==> run a <==
## ARM
module ARM (
    input clk,
    input rst,
    output [31:0] imem_addr,
    input [31:0] imem_data,
    output [17:0] SRAM_ADDR,
    output [15:0] SRAM_DQ_O,
    input [15:0] SRAM_DQ_I,
    output SRAM_WE_N
);
==> flow/config.mk <==
export PLATFORM = sky130hd
export DESIGN_NAME = ARM
export DESIGN_NICKNAME = ARM
export VERILOG_FILES = /design/flow/design.v
export SDC_FILE = /design/flow/constraint.sdc
export NUM_CORES = 4
export LEC_CHECK = 0
export ABC_AREA = 1
export CAP_MARGIN = 20
export CORE_MARGIN = 2
export CORE_UTILIZATION = 72
export CTS_CLUSTER_DIAMETER = 399
export CTS_CLUSTER_SIZE = 96
export HOLD_SLACK_MARGIN = -0.09
export PLACE_DENSITY_LB_ADDON = 0.22
export SETUP_SLACK_MARGIN = 3.48
export SLEW_MARGIN = 20
==> flow/constraint.sdc <==
create_clock -name core_clock -period 11.7 [get_ports {clk}]
set_input_delay 2.3400 -clock core_clock [delete_from_list [all_inputs] [get_ports {clk}]]
set_output_delay 2.3400 -clock core_clock [all_outputs]
set_load 0.01 [all_outputs]
run.sh (not shown) runs the stock make flow with config.mk's settings and CLKGATE_MAP_FILE=.
==> run b (differences from run a) <==
==> flow/config.mk (replaced) <==
export PLATFORM = sky130hd
export DESIGN_NAME = ARM
export DESIGN_NICKNAME = ARM
export VERILOG_FILES = /design/flow/design.v
export SDC_FILE = /design/flow/constraint.sdc
export NUM_CORES = 4
export LEC_CHECK = 0
export CAP_MARGIN = 20
export CORE_MARGIN = 2
export CORE_UTILIZATION = 72
export PLACE_DENSITY = 0.6
export SETUP_SLACK_MARGIN = -1.13
export SLEW_MARGIN = 20
==> flow/constraint.sdc (replaced) <==
create_clock -name core_clock -period 11.9 [get_ports {clk}]
set_input_delay 2.3800 -clock core_clock [delete_from_list [all_inputs] [get_ports {clk}]]
set_output_delay 2.3800 -clock core_clock [all_outputs]
set_load 0.01 [all_outputs]
==> summary of the runs <==
Run b died in 4_1_cts. Run a aborted during 5_1_grt (GRT-0116).
Against run b, the synthesized cell count of run a is higher by 28%.
Die size: run a is smaller than run b (about 1.4%).
Between run a and run b, the lower area after synthesis is in run a (gap 1.4%, measured against run b).
==> figures <==
quantity	run a	run b
Run status	did not finish	did not finish
Stage where the flow stopped	5_1_grt	4_1_cts
Count of placed standard cells including taps	10900	9320
Synth Cell Area	0.0648 mm^2	0.0657 mm^2
# Cells Yosys	8899	6978
Die span in y	304 um	306 um
Simple-Gate Area Share	24.8%	16.9%
Area share of and-or/or-and cells after synthesis	20.0%	16.9%
Chip Area	0.0925 mm^2	0.0937 mm^2
Mean instance size in the synthesized netlist	7.29 um^2	9.42 um^2
Multiplexer share of the synthesized area	0.728%	15.5%
Yosys stat area	0.0648 mm^2	0.0657 mm^2
Area of the core region	0.0896 mm^2	0.0903 mm^2
Final GP Congestion	1.40	1.46
Number of nets produced by synthesis	9275	7354
Fp_density	72.4%	72.8%
Part of the Yosys area used for sequential elements	37.9%	37.4%
Yosys adder share	6.37%	6.28%
Count of cell types in the netlist	77	101

==> xenon <==
Starting RTL as in the previous note.
clock: 11.7 ns
lec_check: 0
abc_area: 1
cap_margin: 20
core_margin: 2
core_utilization: 72
cts_cluster_diameter: 399
cts_cluster_size: 96
hold_slack_margin: -0.09
place_density: 0.38
setup_slack_margin: 0.4
slew_margin: 20
==> juniper: changes against xenon <==
ABC_AREA = default   (was 1)
CORE_UTILIZATION = 66   (was 72)
CTS_CLUSTER_DIAMETER = default   (was 399)
CTS_CLUSTER_SIZE = default   (was 96)
HOLD_SLACK_MARGIN = default   (was -0.09)
PLACE_DENSITY = default   (was 0.38)
SETUP_SLACK_MARGIN = 3.9   (was 0.4)
==> flow/constraint.sdc (replaced) <==
create_clock -name core_clock -period 14.1 [get_ports {clk}]
set_input_delay 2.8200 -clock core_clock [delete_from_list [all_inputs] [get_ports {clk}]]
set_output_delay 2.8200 -clock core_clock [all_outputs]
set_load 0.01 [all_outputs]
==> delta: changes against xenon <==
ABC_AREA = default   (was 1)
CORE_UTILIZATION = 53   (was 72)
CTS_CLUSTER_DIAMETER = default   (was 399)
CTS_CLUSTER_SIZE = default   (was 96)
HOLD_SLACK_MARGIN = default   (was -0.09)
PLACE_DENSITY = 0.6   (was 0.38)
==> flow/constraint.sdc (replaced) <==
create_clock -name core_clock -period 16.5 [get_ports {clk}]
set_input_delay 3.3000 -clock core_clock [delete_from_list [all_inputs] [get_ports {clk}]]
set_output_delay 3.3000 -clock core_clock [all_outputs]
set_load 0.01 [all_outputs]
==> comparison <==
xenon stopped in global routing (5_1_grt) on GRT-0232. delta never finished: it broke off in global routing (5_1_grt). juniper did not get past clock tree synthesis (4_1_cts).
Synthesized area is the same in juniper and delta.
Die size: delta > juniper > xenon.
Synthesized cell count: delta is lower than xenon (22%).

==> inputs of trial 75 <==
ARM again, from the RTL that the note above started with.
==> flow/config.mk <==
export PLATFORM = sky130hd
export DESIGN_NAME = ARM
export DESIGN_NICKNAME = ARM
export VERILOG_FILES = /design/flow/design.v
export SDC_FILE = /design/flow/constraint.sdc
export NUM_CORES = 4
export LEC_CHECK = 0
export CAP_MARGIN = 20
export CORE_ASPECT_RATIO = 1.57
export CORE_MARGIN = 2
export CORE_UTILIZATION = 50
export CTS_CLUSTER_DIAMETER = 344
export CTS_CLUSTER_SIZE = 29
export PLACE_DENSITY_LB_ADDON = 0.15
export SETUP_SLACK_MARGIN = 1.43
export SLEW_MARGIN = 20
export TNS_END_PERCENT = 5
==> flow/constraint.sdc <==
create_clock -name core_clock -period 11.6 [get_ports {clk}]
set_input_delay 2.3200 -clock core_clock [delete_from_list [all_inputs] [get_ports {clk}]]
set_output_delay 2.3200 -clock core_clock [all_outputs]
set_load 0.01 [all_outputs]
==> build 52: changes against trial 75 <==
==> flow/config.mk (replaced) <==
export PLATFORM = sky130hd
export DESIGN_NAME = ARM
export DESIGN_NICKNAME = ARM
export VERILOG_FILES = /design/flow/design.v
export SDC_FILE = /design/flow/constraint.sdc
export NUM_CORES = 4
export LEC_CHECK = 0
export ABC_AREA = 1
export CAP_MARGIN = 20
export CORE_MARGIN = 5
export CORE_UTILIZATION = 41
export CTS_CLUSTER_SIZE = 77
export MAX_ROUTING_LAYER = met4
export PLACE_DENSITY = 0.66
export SLEW_MARGIN = 15
==> flow/constraint.sdc (replaced) <==
create_clock -name core_clock -period 24.2 [get_ports {clk}]
set_input_delay 4.8400 -clock core_clock [delete_from_list [all_inputs] [get_ports {clk}]]
set_output_delay 4.8400 -clock core_clock [all_outputs]
set_load 0.01 [all_outputs]
==> results.py <==
# Auto-generated metrics
metrics = {
    "status": {
        "outcome": "complete, no violations",
    },
    "synth": {
        "yosysChipArea_um2": 64830,
        "ys_seq_share_pct": 37.92,
        "top_cells_by_count": "nor2_1, nand2_1, o21ai_0, inv_1, a21oi_1",
    },
    "floorplanning": {
        "fp_util_pct": 41.08,
    },
    "clock_tree": {
        "postCtsSetupBuffers": 0,
    },
    "grt": {
        "grt_use_met1_pct": 45.91,
    },
}
the above is filed under build 52

==> results.py <==
# Flow results
metrics = {
    "synth": {
        "yosysChipArea_um2": 65740,
        "synth.distinct_cells": 101,
        "aoi_share_pct": 16.85,
        "ys_seq_share_pct": 37.39,
        "top_cells_by_count": "nor2_1, nand2_1, edfxtp_1, a21oi_1, clkbuf_1",
        "synth.area.top_cells": "edfxtp_1, mux4_2, dfxtp_1, ha_1, nor2_1",
    },
    "status": {
        "outcome": "aborted with a tool error",
        "stop_error": "[ERROR GRT-0116] Global routing finished with congestion. Check the congestion regions in the DRC Viewer.",
        "lastStage": "global routing",
    },
    "grt": {
        "grt_use_met1_pct": 72.17,
    },
    "floorplanning": {
        "fp_util_pct": 50.40,
        "die_y_um": 458.4,
    },
    "clock_tree": {
        "cts_made_buffers": 38,
        "postCtsSetupBuffers": 31,
    },
}
the above is filed under trial 75

